## lane 1
## Cordic
module Cordic(clk,rst,phase_step,xin,yin,xout,yout);
parameter IN_WIDTH	= 16; 
parameter EXTRA_BITS	= 6; 
localparam WI			= IN_WIDTH;
localparam WXY			= IN_WIDTH+EXTRA_BITS; 
localparam STG			= WXY; 
input clk;
input rst; 
input signed  [31:0]    phase_step; 
input signed  [WI-1:0]  xin,yin;
output signed [WXY-1:0] xout,yout;
wire signed [31:0] atan_table [0:31];
                 assign atan_table[00] = 32'b0010_0000_0000_0000_0000_0000_0000_0000;
						assign atan_table[01] = 32'b0001_0010_1110_0100_0000_0101_0001_1110;
						assign atan_table[02] = 32'b0000_1001_1111_1011_0011_1000_0101_1011;
						assign atan_table[03] = 32'b0000_0101_0001_0001_0001_0001_1101_0100;
						assign atan_table[04] = 32'b0000_0010_1000_1011_0000_1101_0100_0011;
						assign atan_table[05] = 32'b0000_0001_0100_0101_1101_0111_1110_0001;
						assign atan_table[06] = 32'b0000_0000_1010_0010_1111_0110_0001_1110;
						assign atan_table[07] = 32'b0000_0000_0101_0001_0111_1100_0101_0101;
						assign atan_table[08] = 32'b0000_0000_0010_1000_1011_1110_0101_0011;
  ...
Size: about 13000 cells after synthesis, roughly 1600 flip-flops, about 110 I/O pins, about 0.11 mm² of cells after synthesis.
==> flow/config.mk <==
export PLATFORM = sky130hd
export DESIGN_NAME = Cordic
export DESIGN_NICKNAME = Cordic
export VERILOG_FILES = /design/flow/design.v
export SDC_FILE = /design/flow/constraint.sdc
export NUM_CORES = 4
export LEC_CHECK = 0
export CAP_MARGIN = 20
export CORE_MARGIN = 2
export CORE_UTILIZATION = 58
export SETUP_SLACK_MARGIN = 0.91
export SLEW_MARGIN = 20
==> flow/constraint.sdc <==
create_clock -name core_clock -period 3.48 [get_ports {clk}]
set_input_delay 0.6960 -clock core_clock [delete_from_list [all_inputs] [get_ports {clk}]]
set_output_delay 0.6960 -clock core_clock [all_outputs]
set_load 0.01 [all_outputs]
run.sh (not shown) runs the stock make flow with config.mk's settings and CLKGATE_MAP_FILE=.
Although lane 1 finished all stages, its layout failed final checks on setup timing.
Input-level comparison between lane 2 and lane 1:
- SETUP_SLACK_MARGIN removed (was 0.91)
- CORE_UTILIZATION changed from 58 to 72
- CTS_CLUSTER_SIZE newly set to 98
- the clock period (ns, I/O delays scaled along) changed from 3.48 to 4.8
Results
- Lane 2 closes out successfully: all stages finished, all timing, DRC and antenna checks passed.
- Lane 1 finished all stages; however, its layout fails the closing checks, the failures being setup timing.
- Re average wire per cell in the routed design: lane 2 is 0.17 µm up on lane 1.
- Between lane 1 and lane 2, the flow reports finished layout cell area decreasing by more than 10%.
- Lane 2 against lane 1: met1 track demand over resource in global routing higher; final setup slack of the worst path higher.
- Re critical path depth: lane 2 is 1 up on lane 1.
- The lower sequential cell area came out of lane 2.
- Delta (lane 2 minus lane 1): cell count lower; via density per instance rose by 7.4%.
What lane 3 does differently from lane 2 at the input level:
- clearing CTS_CLUSTER_SIZE, which used to be 98
- swapping 72 for 45 in CORE_UTILIZATION
- swapping 4.8 for 4.28 in the clock period (ns, I/O delays scaled along)
### Flow results
- As far as largest buffer count on any clock path goes, lane 3 and lane 2 are indistinguishable; the numbers are identical.
- The final period utilization in lane 3 sits 1.5 points above the value recorded for lane 2.
- Against lane 2, lane 3 comes in 0.48 points higher on clock network contribution to total cell area.
For lane 4, these inputs were changed with respect to lane 3:
- changing CORE_UTILIZATION from 45 to 70
- changing CAP_MARGIN from 20 to 5
- setting SETUP_SLACK_MARGIN to 0.4 for the first time
- changing the clock period (ns, I/O delays scaled along) from 4.28 to 3.55
### Flow results
Apart from lane 4, each of lane 4 and lane 3 ends the flow with a layout that passes the timing, design-rule and antenna checks.
The log for lane 4 ends in 5_1_grt with error ODB-0269, so the run never completed.
Post-synthesis adder-cell area fraction: lane 4 vs lane 3 — no meaningful difference
[compare] base=lane 3 new=lane 4: synthesized instance count did not really move; die outline width went down; placed instance area went up; count of cell types in the netlist did not really move; number of standard cells reported by yosys did not really move.
Post-cts sizing count, lane 4 and lane 3: smaller value in lane 3
In the tables for lane 4 and lane 3, worst setup timing slack at the placement stage reads higher with lane 3.
Per the comparison of lane 4 with lane 3, instance count after placement with tap cells included shows a reduction of 801; y dimension of the die shrank by 98 µm.
The inputs of lane 5 differ from those of lane 4 as listed below.
- a deleted SETUP_SLACK_MARGIN that had been 0.4
- a change of CAP_MARGIN from 5 to 20
- an added CTS_CLUSTER_SIZE of 33
- a change of the clock period (ns, I/O delays scaled along) from 3.55 to 3.48
Results
Final checks on lane 5, whose flow otherwise completed, came back failing, citing setup timing.
Comparing lane 4 and lane 5, post-CTS setup buffer count is higher on lane 4.
Re synthesized cell count: no difference whatsoever between lane 5 and lane 4.
Lane 5 vs. lane 4: area fraction in xor and xnor cells ~0 delta; number of standard-cell rows in the floorplan ~0 delta; number of enable flip-flop cells ~0 delta; total placed cells including tap cells +about 2.2%.

========
build 10:
The RTL this note starts from:
==> flow/design.v <==
`timescale 1ns / 100ps
module Cordic(clk,rst,phase_step,xin,yin,xout,yout);
parameter IN_WIDTH	= 16; 
parameter EXTRA_BITS	= 6; 
localparam WI			= IN_WIDTH;
localparam WXY			= IN_WIDTH+EXTRA_BITS; 
localparam STG			= WXY; 
input clk;
input rst; 
input signed  [31:0]    phase_step; 
input signed  [WI-1:0]  xin,yin;
output signed [WXY-1:0] xout,yout;
wire signed [31:0] atan_table [0:31];
                 assign atan_table[00] = 32'b0010_0000_0000_0000_0000_0000_0000_0000;
						assign atan_table[01] = 32'b0001_0010_1110_0100_0000_0101_0001_1110;
						assign atan_table[02] = 32'b0000_1001_1111_1011_0011_1000_0101_1011;
						assign atan_table[03] = 32'b0000_0101_0001_0001_0001_0001_1101_0100;
						assign atan_table[04] = 32'b0000_0010_1000_1011_0000_1101_0100_0011;
						assign atan_table[05] = 32'b0000_0001_0100_0101_1101_0111_1110_0001;
						assign atan_table[06] = 32'b0000_0000_1010_0010_1111_0110_0001_1110;
						assign atan_table[07] = 32'b0000_0000_0101_0001_0111_1100_0101_0101;
						assign atan_table[08] = 32'b0000_0000_0010_1000_1011_1110_0101_0011;
						assign atan_table[09] = 32'b0000_0000_0001_0100_0101_1111_0010_1111;
						assign atan_table[10] = 32'b0000_0000_0000_1010_0010_1111_1001_1000;
						assign atan_table[11] = 32'b0000_0000_0000_0101_0001_0111_1100_1100;
						assign atan_table[12] = 32'b0000_0000_0000_0010_1000_1011_1110_0110;
						assign atan_table[13] = 32'b0000_0000_0000_0001_0100_0101_1111_0011;
						assign atan_table[14] = 32'b0000_0000_0000_0000_1010_0010_1111_1010;
						assign atan_table[15] = 32'b0000_0000_0000_0000_0101_0001_0111_1101;
						assign atan_table[16] = 32'b0000_0000_0000_0000_0010_1000_1011_1110;
						assign atan_table[17] = 32'b0000_0000_0000_0000_0001_0100_0101_1111;
						assign atan_table[18] = 32'b0000_0000_0000_0000_0000_1010_0011_0000;
						assign atan_table[19] = 32'b0000_0000_0000_0000_0000_0101_0001_1000;
						assign atan_table[20] = 32'b0000_0000_0000_0000_0000_0010_1000_1100;
						assign atan_table[21] = 32'b0000_0000_0000_0000_0000_0001_0100_0110;
						assign atan_table[22] = 32'b0000_0000_0000_0000_0000_0000_1010_0011;
						assign atan_table[23] = 32'b0000_0000_0000_0000_0000_0000_0101_0001;
						assign atan_table[24] = 32'b0000_0000_0000_0000_0000_0000_0010_1001;
						assign atan_table[25] = 32'b0000_0000_0000_0000_0000_0000_0001_0100;
						assign atan_table[26] = 32'b0000_0000_0000_0000_0000_0000_0000_1010;
						assign atan_table[27] = 32'b0000_0000_0000_0000_0000_0000_0000_0101;
						assign atan_table[28] = 32'b0000_0000_0000_0000_0000_0000_0000_0011;
						assign atan_table[29] = 32'b0000_0000_0000_0000_0000_0000_0000_0010;
						assign atan_table[30] = 32'b0000_0000_0000_0000_0000_0000_0000_0001;
						assign atan_table[31] = 32'b0000_0000_0000_0000_0000_0000_0000_0000;
reg signed [WXY-1:0] X [0:STG-1];
reg signed [WXY-1:0] Y [0:STG-1];
reg signed [31:0]    Z [0:STG-1]; 
reg [31:0] phase_acc;
wire [1:0]  quadrant = phase_acc [31:30]; 
wire signed [WI-1:0] nxin,nyin;
assign nxin = -xin;
assign nyin = -yin;
always @(posedge clk)
	begin
		case(quadrant)
			2'b00,2'b11: 
				begin  
					X[0] <= {xin[WI-1],xin}<<{EXTRA_BITS-1};
					Y[0] <= {yin[WI-1],yin}<<{EXTRA_BITS-1};
					Z[0] <= phase_acc ;
				end
			2'b01:
				begin
					X[0] <= {nyin[WI-1],nyin}<<{EXTRA_BITS-1};
					Y[0] <= {xin[WI-1],xin}<<{EXTRA_BITS-1};
					Z[0] <= {2'b00,phase_acc[29:0]}; 
				end
			2'b10:
				begin
					X[0] <= {yin[WI-1],yin}<<{EXTRA_BITS-1};
					Y[0] <= {nxin[WI-1],nxin}<<{EXTRA_BITS-1};
					Z[0] <= {2'b11,phase_acc[29:0]};
				end
			default:;
		endcase
		if(rst) phase_acc<=32'd0; else phase_acc<=phase_acc+phase_step;
	end
genvar i;
generate
	for(i=0;i<(STG-1);i=i+1)
	begin:ITERATION
	wire z_sign;
	wire signed [WXY-1:0] x_shr,y_shr;
	assign x_shr=X[i]>>>i;
	assign y_shr=Y[i]>>>i;
	assign z_sign=Z[i][31];
	always @ (posedge clk)
			begin
				X[i+1] <= z_sign?(X[i]+y_shr):(X[i]-y_shr);
				Y[i+1] <= z_sign?(Y[i]-x_shr):(Y[i]+x_shr);
				Z[i+1] <= z_sign?(Z[i]+atan_table[i]):(Z[i]-atan_table[i]);
				end
	end
endgenerate
assign xout	=	X[STG-1];
assign yout	=	Y[STG-1];
endmodule
Settings: LEC_CHECK=0, ABC_AREA=1, CAP_MARGIN=20, CORE_MARGIN=2, CORE_UTILIZATION=69, CTS_CLUSTER_DIAMETER=311, CTS_CLUSTER_SIZE=99, PLACE_DENSITY=0.36, SETUP_SLACK_MARGIN=0.37, SLEW_MARGIN=20, TNS_END_PERCENT=5; clock period 1.59 ns.
Build 10 never completed; the flow aborted with a tool error in 5_1_grt.
### build 10 -> build 41
Settings: a deleted ABC_AREA that had been 1; a deleted TNS_END_PERCENT that had been 5; a deleted SETUP_SLACK_MARGIN that had been 0.37; a deleted PLACE_DENSITY that had been 0.36; a deleted CTS_CLUSTER_DIAMETER that had been 311; a deleted CTS_CLUSTER_SIZE that had been 99; a change of CORE_UTILIZATION from 69 to 40; a change of the clock period (ns, I/O delays scaled along) from 1.59 to 5.0.
==> comparison <==
Build 41 completed; timing, DRC and antenna clean. Build 10 -> build 41: horizontal die dimension increased by more than 10%. Build 41 has number of buffers created by CTS above what build 10 had. Sort build 41 and build 10 by share of cell area taken by muxes after synthesis, descending, and build 41 comes first. Against build 10, count of instantiated cells in the yosys netlist in build 41 fell by more than a quarter. Relative to build 10, the chip area line of the yosys report measured on build 41 has decreased by more than 10%.
--- input diff build 41..build 28 ---
Settings: a change of CORE_UTILIZATION from 40 to 70; a change of the clock period (ns, I/O delays scaled along) from 5.0 to 3.56.
==> results <==
Build 41 reached the end of the flow, and the finished layout is clean on the timing, design-rule and antenna checks.
Build 28 had finished all stages when the layout checks came back failing, citing setup timing.
Relative to build 41, sequential fraction of total cell area has decreased by 1.2 points in build 28.
Compared with build 41, in build 28 maximum number of pins on one net before global-route repair -1; area share of buffers outside the clock network shows an increase of 4.2 points; number of resized instances in the post-cts repair step rose by 135; data required time of the worst path fell 1420 ps.
Changes in build 77 relative to build 28:
Settings: CORE_UTILIZATION changed from 70 to 72; CAP_MARGIN changed from 20 to 10; SETUP_SLACK_MARGIN newly set to 0.44.
[summary]
- The flow ended early for build 77: it failed with a tool error in 5_1_grt.
- Chip height ends up lower on build 77.
- Diff build 28..build 77 | distinct cell type count after synthesis | unchanged
- When build 77 is set beside build 28, its floorplan utilization turns out to be 2.0 points larger.

========
Starts from the design.v that is shown in full above.
clock: 1.59 ns
lec_check: 0
abc_area: 1
cap_margin: 20
core_margin: 2
core_utilization: 69
cts_cluster_diameter: 311
cts_cluster_size: 99
setup_slack_margin: -0.05
slew_margin: 20
The first run ended with an error in 5_1_grt.
Rerun with:
--- a/flow/config.mk
+++ b/flow/config.mk
@@ -8 +7,0 @@
-export ABC_AREA = 1
@@ -11,4 +10,3 @@
-export CORE_UTILIZATION = 69
-export CTS_CLUSTER_DIAMETER = 311
-export CTS_CLUSTER_SIZE = 99
-export SETUP_SLACK_MARGIN = -0.05
+export CORE_UTILIZATION = 71
+export CTS_CLUSTER_DIAMETER = 188
+export PLACE_DENSITY_LB_ADDON = 0.27
==> flow/constraint.sdc (replaced) <==
create_clock -name core_clock -period 4.1 [get_ports {clk}]
set_input_delay 0.8200 -clock core_clock [delete_from_list [all_inputs] [get_ports {clk}]]
set_output_delay 0.8200 -clock core_clock [all_outputs]
set_load 0.01 [all_outputs]
Result: This time the run went through all stages and came out clean. Synthesized area is lower by 19%. Die area fell by 21%. Synthesized cell count drops by 40%.

========
## build 16
Starts from the design.v that is shown in full above.
export LEC_CHECK = 0
export ABC_AREA = 0
export CAP_MARGIN = 20
export CELL_PAD_IN_SITES_GLOBAL_PLACEMENT = 3
export CORE_ASPECT_RATIO = 1.97
export CORE_MARGIN = 8
export CORE_UTILIZATION = 32
export CTS_CLUSTER_SIZE = 79
export GPL_TIMING_DRIVEN = 0
export MAX_ROUTING_LAYER = met4
export MIN_ROUTING_LAYER = met1
export SETUP_SLACK_MARGIN = 0.92
export SLEW_MARGIN = 40
export TNS_END_PERCENT = 25
create_clock -name core_clock -period 4.6 [get_ports {clk}]
#### Input delta (build 78 over build 16)
Settings: a change of CORE_ASPECT_RATIO from 1.97 to 0.95; a change of TNS_END_PERCENT from 25 to 35; a change of CORE_UTILIZATION from 32 to 24; a change of SETUP_SLACK_MARGIN from 0.92 to 0.65; a change of MAX_ROUTING_LAYER from met4 to met5.
==> comparison <==
Looking at global-route usage, build 78 sits below build 16.
The final reports for build 78 and build 16 show final cell count without fillers higher in the former.
Modified inputs, build 97 compared to build 78
Settings: a change of ABC_AREA from 0 to 1; a change of CELL_PAD_IN_SITES_GLOBAL_PLACEMENT from 3 to 1; a change of MAX_ROUTING_LAYER from met5 to met4.
--- outcome ---
Compare build 78 and build 97 | met1 track demand over resource in global routing lower: build 78. Worst clock skew on the final layout: build 97 vs build 78 down 0.015 ns. Number of clock buffer instances in the layout in build 97 vs build 78: down about 9%. Build 97 ended up with more standard cells than build 78.
Modified inputs, build 80 compared to build 97
Settings: a deleted MIN_ROUTING_LAYER that had been met1; a deleted SETUP_SLACK_MARGIN that had been 0.65; a deleted CTS_CLUSTER_SIZE that had been 79; a deleted CELL_PAD_IN_SITES_GLOBAL_PLACEMENT that had been 1; a change of SLEW_MARGIN from 40 to 20; a deleted TNS_END_PERCENT that had been 35; a deleted CORE_ASPECT_RATIO that had been 0.95; a change of CORE_MARGIN from 8 to 2; a deleted ABC_AREA that had been 1; a change of CORE_UTILIZATION from 24 to 70; a deleted MAX_ROUTING_LAYER that had been met4; a deleted GPL_TIMING_DRIVEN that had been 0; a change of the clock period (ns, I/O delays scaled along) from 4.6 to 3.21.
--- outcome ---
What ended build 80 was a tool error in global routing (5_1_grt); the run never finished.
Going from build 97 to build 80, maximum clock path buffer count shrinks by 1.
Going from build 97 to build 80, instance tally after logic synthesis went down by 40%, die area fell 73%, average cell area after synthesis shows an increase of about 36%, worst slack at placement went down 1.48 ns, mapped cell area lower.

========
== v23 ==
// Cordic: RTL as listed in full above, without the edits since
export LEC_CHECK = 0
export CAP_MARGIN = 15
export CORE_MARGIN = 2
export CORE_UTILIZATION = 72
export SETUP_SLACK_MARGIN = 0.4
export SLEW_MARGIN = 20
create_clock -name core_clock -period 3.55 [get_ports {clk}]
The log for v23 ends in global routing with error GRT-0232, so the run never completed.
Input changes introduced in v13 (baseline for comparison: v23):
diff --git a/flow/config.mk b/flow/config.mk
--- a/flow/config.mk
+++ b/flow/config.mk
@@ -7,6 +7,6 @@
 export LEC_CHECK = 0
-export CAP_MARGIN = 15
+export CAP_MARGIN = 10
 export CORE_MARGIN = 2
 export CORE_UTILIZATION = 72
-export SETUP_SLACK_MARGIN = 0.4
+export SETUP_SLACK_MARGIN = -0.33
 export SLEW_MARGIN = 20
==> flow/constraint.sdc <==
create_clock -name core_clock -period 3.26 [get_ports {clk}]
set_input_delay 0.6520 -clock core_clock [delete_from_list [all_inputs] [get_ports {clk}]]
set_output_delay 0.6520 -clock core_clock [all_outputs]
set_load 0.01 [all_outputs]
Although it ran to completion, v13 produced a layout that fails the final checks because of negative setup slack. v13 against v23: count of instances resized after the clock tree is built has decreased; number of cells in the design after placement has increased; area after synthesis has remained practically unchanged; simple-gate share of the synthesized area has remained practically unchanged.
--- input diff v13..v32 ---
diff --git a/flow/config.mk b/flow/config.mk
--- a/flow/config.mk
+++ b/flow/config.mk
@@ -7,6 +7,5 @@
 export LEC_CHECK = 0
-export CAP_MARGIN = 10
+export CAP_MARGIN = 20
 export CORE_MARGIN = 2
-export CORE_UTILIZATION = 72
-export SETUP_SLACK_MARGIN = -0.33
+export CORE_UTILIZATION = 40
 export SLEW_MARGIN = 20
==> flow/constraint.sdc <==
create_clock -name core_clock -period 4.28 [get_ports {clk}]
set_input_delay 0.8560 -clock core_clock [delete_from_list [all_inputs] [get_ports {clk}]]
set_output_delay 0.8560 -clock core_clock [all_outputs]
set_load 0.01 [all_outputs]
Findings:
Final-report hold violation count came out exactly the same in v32 and v13.
Comparing v32 and v13, the higher critical path's largest stage delay was measured on v32.
Changes observed in v32 relative to v13: die width went up; maximum clock skew at final layout went up 0.067 ns; number of clock buffers inserted by TritonCTS rose 23; cell depth of the worst setup path decreased by 1 relative to the old numbers.
v32 — number of diodes 1 lower, v13 as reference
The standard cell with the maximum stage delay on the critical path comes out sky130_fd_sc_hd__fa_1 in one run and sky130_fd_sc_hd__or3_1 in the other, namely in v32 and v13 respectively.
The worst setup slack after layout of v32 is higher than that of v13.
First-iteration DRC count: v32 vs v13 down 6466
Complete run, failing final checks: v13, reason negative setup slack.
No stage failed in v32, and the final checks on the layout all came back clean.
Summary — pin count of the biggest net entering global routing, v32 relative to v13: higher, by 4.
